==> v14: inputs <==
==> flow/design.v <==
module JAM (
input CLK,
input RST,
output reg [2:0] W,
output reg [2:0] J,
input [6:0] Cost,
output reg [3:0] MatchCount,
output reg [9:0] MinCost,
output reg Valid );
reg [5:0]state;
reg [2:0]num[0:7];
reg [4:0]ix;
reg [9:0]tempCost;
reg [4:0]changePoint;
reg [4:0]n;
reg [4:0]max_min_pos;
reg [4:0]max_min_value;
always @(posedge CLK or posedge RST) 
begin
    if(RST)
    begin
		  W <= 0;
		  J <= 0;
		  Valid <= 0;
		  num[0] <= 0;
		  num[1] <= 1;
		  num[2] <= 2;
		  num[3] <= 3;
		  num[4] <= 4;
		  num[5] <= 5;
		  num[6] <= 6;
		  num[7] <= 7;
		  state <= 0;
		  ix <= 1;
		  tempCost <= 0;
		  MatchCount <= 0;
		  MinCost <= 1023;
		  changePoint <= 0;
		  n <= 10;
		  max_min_pos <= 0;
		  max_min_value <= 10;
    end
    else 
    begin
		case(state)
			5'd0:
			begin
				if(ix > 8)
				begin
					if(tempCost < MinCost)
					begin
						MatchCount <= 1;
						MinCost <= tempCost;
					end
					else if(tempCost == MinCost)
					begin
						MatchCount <= MatchCount + 1;
					end
					ix <= 1;
					tempCost <= 0;
					state <= 1;
				end
				else if(ix == 8)
				begin
					tempCost <= tempCost + Cost;
					ix <= ix + 1;
				end
				else
				begin
					tempCost <= tempCost + Cost;
					W <= ix;
					J <= num[ix];
					ix <= ix + 1;
				end
			end
			5'd1:
			begin
				if(num[7] > num[6])
				begin
					num[6] <= num[7];
					num[7] <= num[6];
					state <= 0;
					W <= 0;
					J <= num[0];
				end
				else if(num[6] > num[5])
				begin
					 if(num[7] > num[5] && num[7] < num[6])
					 begin
						num[7] <= num[6];
						num[5] <= num[7];
						num[6] <= num[5];
						state <= 0;
						W <= 0;
						J <= num[0];
					 end
					 else
					 begin
						num[5] <= num[6];
						num[6] <= num[7];
						num[7] <= num[5];
						state <= 0;
						W <= 0;
						J <= num[0];
					 end
				end
				else if(num[5] > num[4])
				begin
						if(num[6] < num[4] && ((num[7] < num[4]) || num[5] < num[7]) )
						begin
							num[4] <= num[5];
							num[5] <= num[7];
							num[7] <= num[4];
						end
						else if(num[6] > num[4] && num[5] > num[6] && num[7] < num[4])
						begin
							num[4] <= num[6];
							num[5] <= num[7];
							num[6] <= num[4];
							num[7] <= num[5];
						end
						else if(num[7] > num[4] && num[7] < num[6] && num[7] < num[5])
						begin
							num[4] <= num[7];
							num[5] <= num[4];
							num[7] <= num[5];
						end
						state <= 0;
						W <= 0;
						J <= num[0];
				end
				else if(num[4] > num[3])
				begin
					changePoint <= 3;
					state <= 2;
					n <= 4;
				end
				else if(num[3] > num[2])
				begin
					changePoint <= 2;
					state <= 2;
					n <= 3;
				end
				else if(num[2] > num[1])
				begin
					changePoint <= 1;
					state <= 2;
					n <= 2;
				end
				else if(num[1] > num[0])
				begin
					changePoint <= 0;
					state <= 2;
					n <= 1;
				end
				else
					state <= 4;
			end
			5'd2:
			begin
				if(n >= 8)
				begin
					num[changePoint] <= num[max_min_pos];
					num[max_min_pos] <= num[changePoint];
					state <= 3;
					max_min_value <= 10;
				end
				else
				begin
					if(num[n] > num[changePoint] && num[n] < max_min_value)
					begin
						max_min_pos <= n;
						max_min_value <= num[n];
					end
					n <= n + 1;
				end
			end
			5'd3:
			begin
				if(changePoint == 4)
				begin
					num[5] <= num[7];
					num[7] <= num[5];
				end
				else if(changePoint == 3)
				begin
					num[4] <= num[7];
					num[5] <= num[6];
					num[6] <= num[5];
					num[7] <= num[4];
				end
				else if(changePoint == 2)
				begin
					num[3] <= num[7];
					num[4] <= num[6];
					num[6] <= num[4];
					num[7] <= num[3];
				end
				else if(changePoint == 1)
				begin
					num[2] <= num[7];
					num[3] <= num[6];
					num[4] <= num[5];
					num[5] <= num[4];
					num[6] <= num[3];
					num[7] <= num[2];
				end
				else if(changePoint == 0)
				begin
					num[1] <= num[7];
					num[2] <= num[6];
					num[3] <= num[5];
					num[5] <= num[3];
					num[6] <= num[2];
					num[7] <= num[1];
				end
					state <= 0;
					W <= 0;
					J <= num[0];
			end
			5'd4:
			begin
				Valid <= 1;
			end
		endcase
    end
end
endmodule
==> flow/run.sh <==
#!/bin/bash
# the make line also repeats each setting of config.mk as NAME=value (left out here)
make -C /OpenROAD-flow-scripts/flow DESIGN_CONFIG=/design/flow/config.mk WORK_HOME=/design/flow/orfs CLKGATE_MAP_FILE= finish
==> flow/config.mk <==
export PLATFORM = sky130hd
export DESIGN_NAME = JAM
export DESIGN_NICKNAME = JAM
export VERILOG_FILES = /design/flow/design.v
export SDC_FILE = /design/flow/constraint.sdc
export NUM_CORES = 4
export LEC_CHECK = 0
export ABC_AREA = 1
export CAP_MARGIN = 20
export CORE_MARGIN = 2
export CORE_UTILIZATION = 65
export CTS_CLUSTER_DIAMETER = 354
export SETUP_SLACK_MARGIN = -0.14
export SLEW_MARGIN = 20
==> flow/constraint.sdc <==
create_clock -name core_clock -period 2.22 [get_ports {CLK}]
set_input_delay 0.4440 -clock core_clock [delete_from_list [all_inputs] [get_ports {CLK}]]
set_output_delay 0.4440 -clock core_clock [all_outputs]
set_load 0.01 [all_outputs]
==> v17 (differences from v14) <==
Settings changed: ABC_AREA 1 to unset, CORE_UTILIZATION 65 to 64, CTS_CLUSTER_DIAMETER 354 to 396, CTS_CLUSTER_SIZE set to 100, SETUP_SLACK_MARGIN -0.14 to unset.
==> flow/constraint.sdc (replaced) <==
create_clock -name core_clock -period 8.0 [get_ports {CLK}]
set_input_delay 1.6000 -clock core_clock [delete_from_list [all_inputs] [get_ports {CLK}]]
set_output_delay 1.6000 -clock core_clock [all_outputs]
set_load 0.01 [all_outputs]
==> results <==
                                                                     v17                       v14
Run status                                                finished clean  finished with violations
Violated checks                                                        -              setup timing
Top-area cell share                                                0.184                     0.174
Adder share                                                        0.125                     0.119
Sw Ratio                                                           0.256                     0.238
Combinational Area                                           0.00450 mm²               0.00506 mm²
Count of cells along the worst register-to-register path              11                        13
Yosys aoi share                                                    0.261                     0.181
Worst hold path stage count                                            2                         1
Count of instantiated cells in the yosys netlist                     839                      1071
Area growth syn-to-layout                                          6.83%                     26.5%
Worst path arrival time                                          4100 ps                   2850 ps
Register fraction of the total cell area                           0.271                     0.217
Drt via density                                                     6.73                      6.43
Worst relative slew slack                                          0.250                     0.676
Leakage power                                                    2.99 nW                   4.56 nW

==> run a: inputs <==
RTL: the design.v shown in full above, as it stands there.
==> flow/config.mk <==
export PLATFORM = sky130hd
export DESIGN_NAME = JAM
export DESIGN_NICKNAME = JAM
export VERILOG_FILES = /design/flow/design.v
export SDC_FILE = /design/flow/constraint.sdc
export NUM_CORES = 4
export LEC_CHECK = 0
export CAP_MARGIN = 20
export CELL_PAD_IN_SITES_GLOBAL_PLACEMENT = 2
export CORE_ASPECT_RATIO = 1.04
export CORE_MARGIN = 2
export CORE_UTILIZATION = 40
export CTS_CLUSTER_DIAMETER = 236
export CTS_CLUSTER_SIZE = 99
export PLACE_DENSITY_LB_ADDON = 0.3
export SETUP_SLACK_MARGIN = 2.37
export SLEW_MARGIN = 20
export TNS_END_PERCENT = 10
==> flow/constraint.sdc <==
create_clock -name core_clock -period 8.0 [get_ports {CLK}]
set_input_delay 1.6000 -clock core_clock [delete_from_list [all_inputs] [get_ports {CLK}]]
set_output_delay 1.6000 -clock core_clock [all_outputs]
set_load 0.01 [all_outputs]
run.sh (not shown) runs the stock make flow with config.mk's settings and CLKGATE_MAP_FILE=.
==> inputs of run b, as changes to run a <==
Settings changed: CELL_PAD_IN_SITES_GLOBAL_PLACEMENT 2 to unset, CORE_ASPECT_RATIO 1.04 to unset, CTS_CLUSTER_DIAMETER 236 to unset, CTS_CLUSTER_SIZE 99 to unset, PLACE_DENSITY_LB_ADDON 0.3 to unset, SETUP_SLACK_MARGIN 2.37 to unset, TNS_END_PERCENT 10 to unset.
==> flow/constraint.sdc (replaced) <==
create_clock -name core_clock -period 3.72 [get_ports {CLK}]
set_input_delay 0.7440 -clock core_clock [delete_from_list [all_inputs] [get_ports {CLK}]]
set_output_delay 0.7440 -clock core_clock [all_outputs]
set_load 0.01 [all_outputs]
==> inputs of run c, as changes to run a <==
Settings changed: ABC_AREA set to 1, CAP_MARGIN 20 to 5, CELL_PAD_IN_SITES_GLOBAL_PLACEMENT 2 to unset, CORE_ASPECT_RATIO 1.04 to unset, CORE_UTILIZATION 40 to 72, CTS_CLUSTER_DIAMETER 236 to 223, CTS_CLUSTER_SIZE 99 to 100, PLACE_DENSITY_LB_ADDON 0.3 to unset, SETUP_SLACK_MARGIN 2.37 to 0.54, TNS_END_PERCENT 10 to unset.
==> flow/constraint.sdc (replaced) <==
create_clock -name core_clock -period 4.75 [get_ports {CLK}]
set_input_delay 0.9500 -clock core_clock [delete_from_list [all_inputs] [get_ports {CLK}]]
set_output_delay 0.9500 -clock core_clock [all_outputs]
set_load 0.01 [all_outputs]
==> results <==
quantity	run b	run c	run a
Status	finished clean	finished clean	finished clean
Largest vdd supply drop	196.8 uV	174.0 uV	88.59 uV
Yosys stat chip area	6942 um^2	7317 um^2	6942 um^2
Core box area	17120 um^2	9819 um^2	17170 um^2
Adder-cell share of the synthesized area	12.55%	11.90%	12.55%
Count of routing violations after the opening detailed-route iteration	604	1350	633
Final Power	1865 uW	1289 uW	843.3 uW
Clock latency on the worst-skew pair	350 ps	380 ps	350 ps
Sw Share	24.30%	24.08%	24.12%
Net switching component of the power	453.1 uW	310.3 uW	203.4 uW
Wire length on met3	1.653 mm	2.825 mm	1.428 mm
CP Depth	13	15	11
Start point of the worst min-delay path	Valid$_DFFE_PP0P_	Valid$_DFFE_PP0P_	state[1]$_DFF_PP0_
Filler-free cell count of the finished design	1093	1221	1069
Worst endpoint data arrival time	3720 ps	3360 ps	4110 ps

==> inputs of nickel <==
RTL: the design.v shown in full above, as it stands there.
make LEC_CHECK=0 CAP_MARGIN=20 CELL_PAD_IN_SITES_GLOBAL_PLACEMENT=2 CORE_ASPECT_RATIO=1.04 CORE_MARGIN=2 CORE_UTILIZATION=40 CTS_CLUSTER_DIAMETER=392 CTS_CLUSTER_SIZE=99 PLACE_DENSITY_LB_ADDON=0.3 SETUP_SLACK_MARGIN=-0.78 SLEW_MARGIN=20 finish   # period 8.0 ns
==> delta: changes against nickel <==
Settings changed: CELL_PAD_IN_SITES_GLOBAL_PLACEMENT 2 to default, CORE_ASPECT_RATIO 1.04 to default, CTS_CLUSTER_DIAMETER 392 to default, CTS_CLUSTER_SIZE 99 to default, PLACE_DENSITY_LB_ADDON 0.3 to default, SETUP_SLACK_MARGIN -0.78 to 0.32.
==> flow/constraint.sdc (replaced) <==
create_clock -name core_clock -period 3.72 [get_ports {CLK}]
set_input_delay 0.7440 -clock core_clock [delete_from_list [all_inputs] [get_ports {CLK}]]
set_output_delay 0.7440 -clock core_clock [all_outputs]
set_load 0.01 [all_outputs]
==> indigo: changes against nickel <==
Settings changed: ABC_AREA from default to 1, CELL_PAD_IN_SITES_GLOBAL_PLACEMENT 2 to default, CORE_ASPECT_RATIO 1.04 to default, CORE_UTILIZATION 40 to 64, CTS_CLUSTER_DIAMETER 392 to 236, CTS_CLUSTER_SIZE 99 to 100, PLACE_DENSITY from default to 0.95, PLACE_DENSITY_LB_ADDON 0.3 to default, SETUP_SLACK_MARGIN -0.78 to default.
==> flow_summary.toml <==
# implementation run metrics
[clocking]
clk_pin_slew_ns = 0.06

[yosys]
simple_gate_area_share_pct = 32.6

[timing]
min_period_ns = 3.20
fin_crit_sh_pct = 40.0

[final_layout]
final_cells = 1232
clkbuf_count = 11

[power]
switchingPower_mw = 0.192
powerClk_mw = 0.470

[critical_path]
crit_start = "changePoint[1]$_DFFE_PP0P_"

[global_routing]
grt_pass1_wl_mm = 35.0

[run_status]
run_status = "timing/DRC/antenna clean"

[placed_design]
gp_congestion = 1.04
# the run above: indigo

==> flow_summary.toml <==
# implementation run metrics
[power]
powerClk_mw = 0.950

[final_layout]
clkbuf_count = 9

[clocking]
clk_pin_slew_ns = 0.07

[placed_design]
gp_congestion = 0.940

[timing]
min_period_ns = 3.29

[run_status]
run_status = "timing/DRC/antenna clean"
# the run above: delta

==> flow_summary.toml <==
# implementation run metrics
[run_status]
run_status = "timing/DRC/antenna clean"

[critical_path]
crit_start = "changePoint[0]$_DFFE_PP0P_"

[power]
powerClk_mw = 0.418
switchingPower_mw = 0.203

[final_layout]
final_cells = 1069

[global_routing]
grt_pass1_wl_mm = 35.6

[timing]
min_period_ns = 3.88

[placed_design]
gp_congestion = 0.886
# the run above: nickel


==> v1: inputs <==
// JAM: RTL as listed in full above, without the edits since
clock: 2.42 ns
lec_check: 0
abc_area: 1
cap_margin: 20
core_margin: 2
core_utilization: 65
gpl_routability_driven: 0
slew_margin: 20
==> v4: changes against v1 <==
ABC_AREA = default   (was 1)
CELL_PAD_IN_SITES_GLOBAL_PLACEMENT = 2   (was default)
CORE_UTILIZATION = 40   (was 65)
CTS_CLUSTER_DIAMETER = 337   (was default)
CTS_CLUSTER_SIZE = 46   (was default)
GPL_ROUTABILITY_DRIVEN = default   (was 0)
SETUP_SLACK_MARGIN = -0.78   (was default)
==> flow/constraint.sdc (replaced) <==
create_clock -name core_clock -period 8.0 [get_ports {CLK}]
set_input_delay 1.6000 -clock core_clock [delete_from_list [all_inputs] [get_ports {CLK}]]
set_output_delay 1.6000 -clock core_clock [all_outputs]
set_load 0.01 [all_outputs]
==> v27: changes against v1 <==
CORE_UTILIZATION = 68   (was 65)
HOLD_SLACK_MARGIN = 0.29   (was default)
==> flow/constraint.sdc (replaced) <==
create_clock -name core_clock -period 2.68 [get_ports {CLK}]
set_input_delay 0.5360 -clock core_clock [delete_from_list [all_inputs] [get_ports {CLK}]]
set_output_delay 0.5360 -clock core_clock [all_outputs]
set_load 0.01 [all_outputs]
==> results <==
Status: v1 finished with violations; v27 complete, no violations; v4 complete, no violations
Reasons for failing layout checks: v1 negative setup slack; v27 -; v4 -
Number of signal-net buffers in the layout: v1 111; v27 69; v4 36
Non-clock buffering overhead: v1 10.65%; v27 7.312%; v4 4.474%
GRT Util Overall: v1 42.57%; v27 40.82%; v4 25.85%
Share of the synthesized area in the top cell type: v1 17.44%; v27 17.44%; v4 18.39%
Count of cell types in the netlist: v1 52; v27 52; v4 77
Total combinational power: v1 -; v27 0.0000725 W; v4 0.0000245 W
Number of vias after detailed routing: v1 8284; v27 7905; v4 6516
Number of cells on the critical path: v1 17; v27 15; v4 11
Logic gate share of total power: v1 2.7%; v27 3.0%; v4 2.8%
Pre-CTS setup slack: v1 -0.1439 ns; v27 -0.01879 ns; v4 4.056 ns
Sequential standard cell area: v1 2013 um2; v27 2014 um2; v4 2012 um2
F_max: v1 0.3749 GHz; v27 0.3905 GHz; v4 0.2594 GHz
Switching Fraction: v1 22.35%; v27 22.49%; v4 22.12%
Final worst clock skew: v1 0.01379 ns; v27 0.01548 ns; v4 0.007435 ns

==> inputs of job 9933 <==
Starts from the design.v that is shown in full above.
clock: 8.0 ns
lec_check: 0
abc_area: 1
cap_margin: 20
core_margin: 2
core_utilization: 64
cts_cluster_diameter: 219
cts_cluster_size: 100
setup_slack_margin: 1.88
slew_margin: 20
==> inputs of job 9404, as changes to job 9933 <==
CORE_ASPECT_RATIO = 1.33   (was default)
CORE_UTILIZATION = 72   (was 64)
CTS_CLUSTER_DIAMETER = 335   (was 219)
CTS_CLUSTER_SIZE = 93   (was 100)
SETUP_SLACK_MARGIN = 0.29   (was 1.88)
==> flow/constraint.sdc (replaced) <==
create_clock -name core_clock -period 2.11 [get_ports {CLK}]
set_input_delay 0.4220 -clock core_clock [delete_from_list [all_inputs] [get_ports {CLK}]]
set_output_delay 0.4220 -clock core_clock [all_outputs]
set_load 0.01 [all_outputs]
==> summary of the runs <==
Job 9404 ended with an error in clock tree synthesis (4_1_cts), error DPL-0038. Job 9933 finished with timing, DRC and antenna clean.
Against job 9404, the die size of job 9933 is higher by 12%.
In synthesized cell count, job 9933 and job 9404 do not differ.
Synthesized area is the same in job 9404 and job 9933.
Power figures rest on the tool's default switching activity, not on a simulated workload.
